==> inputs of 09-28 <==
## sram_logger
module sram_logger(
    input         CLK_48MHZ,
    input         RESET,           
    input         READ_CMD,
    input  [79:0] GEIG_DATA,
    input  [79:0] MAG_DATA,
    input  [31:0] SRAM_D_IN,
    output [17:0] SRAM_A,
    output [3:0]  SRAM_SRBS,
    output        SRAM_CE,
    output        SRAM_WE,
    output        SRAM_OE,
    output [15:0] SRAM_D_OUT,
    output        SRAM_D_OE,
    output [15:0] DATA_READ,
    output [17:0] W_ADDRESS,
    output        W_CHIP_SELECT,
    output [17:0] R_ADDRESS,
    output        R_CHIP_SELECT
);
==> flow/config.mk <==
export PLATFORM = sky130hd
export DESIGN_NAME = sram_logger
export DESIGN_NICKNAME = sram_logger
export VERILOG_FILES = /design/flow/design.v
export SDC_FILE = /design/flow/constraint.sdc
export NUM_CORES = 4
export LEC_CHECK = 0
export ABC_AREA = 1
export CAP_MARGIN = 0
export CELL_PAD_IN_SITES_GLOBAL_PLACEMENT = 2
export CORE_MARGIN = 3
export CORE_UTILIZATION = 54
export CTS_CLUSTER_SIZE = 65
export GPL_TIMING_DRIVEN = 1
export HOLD_SLACK_MARGIN = 0.1
export MAX_ROUTING_LAYER = met4
export PLACE_DENSITY = 0.52
export SETUP_SLACK_MARGIN = 2.24
export SLEW_MARGIN = 10
export TNS_END_PERCENT = 90
==> flow/constraint.sdc <==
create_clock -name core_clock -period 7.65 [get_ports {CLK_48MHZ}]
set_input_delay 1.5300 -clock core_clock [delete_from_list [all_inputs] [get_ports {CLK_48MHZ}]]
set_output_delay 1.5300 -clock core_clock [all_outputs]
set_load 0.01 [all_outputs]
run.sh (not shown) runs the stock make flow with config.mk's settings and CLKGATE_MAP_FILE=.
==> 12-15 (differences from 09-28) <==
==> flow/config.mk (replaced) <==
export PLATFORM = sky130hd
export DESIGN_NAME = sram_logger
export DESIGN_NICKNAME = sram_logger
export VERILOG_FILES = /design/flow/design.v
export SDC_FILE = /design/flow/constraint.sdc
export NUM_CORES = 4
export LEC_CHECK = 0
export ABC_AREA = 0
export CAP_MARGIN = 25
export CORE_ASPECT_RATIO = 0.72
export CORE_MARGIN = 3
export CORE_UTILIZATION = 72
export CTS_CLUSTER_DIAMETER = 39
export CTS_CLUSTER_SIZE = 83
export GPL_TIMING_DRIVEN = 1
export MAX_ROUTING_LAYER = met4
export PLACE_DENSITY_LB_ADDON = 0.29
export SETUP_SLACK_MARGIN = 0.75
export SLEW_MARGIN = 0
export TNS_END_PERCENT = 15
==> flow/constraint.sdc (replaced) <==
create_clock -name core_clock -period 4.9 [get_ports {CLK_48MHZ}]
set_input_delay 0.9800 -clock core_clock [delete_from_list [all_inputs] [get_ports {CLK_48MHZ}]]
set_output_delay 0.9800 -clock core_clock [all_outputs]
set_load 0.01 [all_outputs]
==> results <==
| item | 12-15 | 09-28 |
|---|---|---|
| Adder-cell share of the synthesized area | 0.01076 | 0.009880 |
| Top cell type by instance count after synthesis | dfrtp_1 | nand2_1 |
| Yosys cell count | 2416 | 3198 |
| Synth Cell Area | 0.02535 mm² | 0.02659 mm² |
| Net count entering floorplan | 2632 | 3414 |
| Overall die area | 0.03753 mm² | 0.05195 mm² |
| AO/OA Area Share | 0.1601 | 0.09848 |
| Effective utilization at floorplan | 0.7406 | 0.5523 |
| Yosys stat chip area | 0.02535 mm² | 0.02659 mm² |
| Synthesized area per cell | 10.49 µm² | 8.316 µm² |
| Fraction of post-synthesis cell area in the top cell type by area | 0.4846 | 0.4620 |
| Synthesized-area fraction occupied by xor and xnor cells | 0.07047 | 0.02931 |
| Horizontal extent of the die | 227.2 µm | 227.9 µm |
| Multiplexer share of the synthesized area | 0.04979 | 0.007622 |
| Die Ht | 165.2 µm | 227.9 µm |
| Unique cell type count in the Yosys netlist | 65 | 54 |
| Cell accounting for the most synthesized area | dfrtp_1 | dfrtp_1 |
| Number of rows in the core area | 57 | 80 |
| Synth async-reset ratio | 1.000 | 1.000 |
| Simple Share, Synth | 0.1121 | 0.2456 |
| Commonest flop | dfrtp_1 | dfrtp_1 |
| Result of the run | did not finish | did not finish |
| Failing step | clock tree synthesis (4_1_cts) | global placement without I/O (3_1_place_gp_skip_io) |
| Post-synth seq share | 0.5530 | 0.5272 |
| Number of enable-type register cells in the synthesized netlist | 0 | 0 |
| Post-Synthesis Cells | 2416 | 3198 |
| Core area | 0.03423 mm² | 0.04815 mm² |

* * *

==> inputs of garnet <==
Starting RTL as in the previous note.
export LEC_CHECK = 0
export ABC_AREA = 0
export CAP_MARGIN = 25
export CORE_MARGIN = 2
export CORE_UTILIZATION = 69
export CTS_CLUSTER_SIZE = 37
export GPL_TIMING_DRIVEN = 1
export MAX_ROUTING_LAYER = met4
export PLACE_DENSITY = 0.61
export SETUP_SLACK_MARGIN = 1.11
export SLEW_MARGIN = 20
export TNS_END_PERCENT = 15
create_clock -name core_clock -period 4.87 [get_ports {CLK_48MHZ}]
==> delta (differences from garnet) <==
--- a/flow/config.mk
+++ b/flow/config.mk
@@ -9,10 +9,9 @@
 export CAP_MARGIN = 25
 export CORE_MARGIN = 2
-export CORE_UTILIZATION = 69
-export CTS_CLUSTER_SIZE = 37
+export CORE_UTILIZATION = 66
+export CTS_CLUSTER_SIZE = 83
 export GPL_TIMING_DRIVEN = 1
 export MAX_ROUTING_LAYER = met4
 export PLACE_DENSITY = 0.61
-export SETUP_SLACK_MARGIN = 1.11
 export SLEW_MARGIN = 20
 export TNS_END_PERCENT = 15
==> results.yml <==
# yosys + openroad results
status:
  status: "stopped before the end"
  stop_stage: "5_1_grt"
  tool.error: "[ERROR GRT-0232] Routing congestion too high. Check the congestion heatmap in the GUI."
clock_network:
  cts.repair.resized: 511
place:
  postPlaceCellArea_um2: 31600
  place_congestion: 0.971
floorplanning:
  coreArea_um2: 36400
The numbers above come from garnet.

==> results.yml <==
# generated from flow reports
status:
  status: "finished with violations"
  failed_checks: "negative setup slack"
synthesis:
  common_cells: "491 x dfrtp_1, 444 x nand2_1, 188 x xnor2_1, 152 x o21ai_0, 114 x clkbuf_1"
  adder_share_pct: 1.08
  synth_chip_area_um2: 25400
  yosys.area_share.xor_xnor_pct: 7.05
sta:
  worst_slack_ns: -0.0970
  setup_viol: 21
floorplanning:
  coreArea_um2: 37800
clock_network:
  cts.repair.resized: 129
  clockBufferDepth: 3
place:
  place_congestion: 0.963
setup_path:
  crit_chain: "clkdlybuf4s15_1 -> xnor2_2 -> buf_4 -> nand4_1 -> nor4_4 -> nand4_1 -> buf_4 -> nor2_4 -> buf_4 -> buf_4 -> buf_4 -> mux2_2 -> a21oi_1 -> buf_4 -> o221ai_1"
The numbers above come from delta.

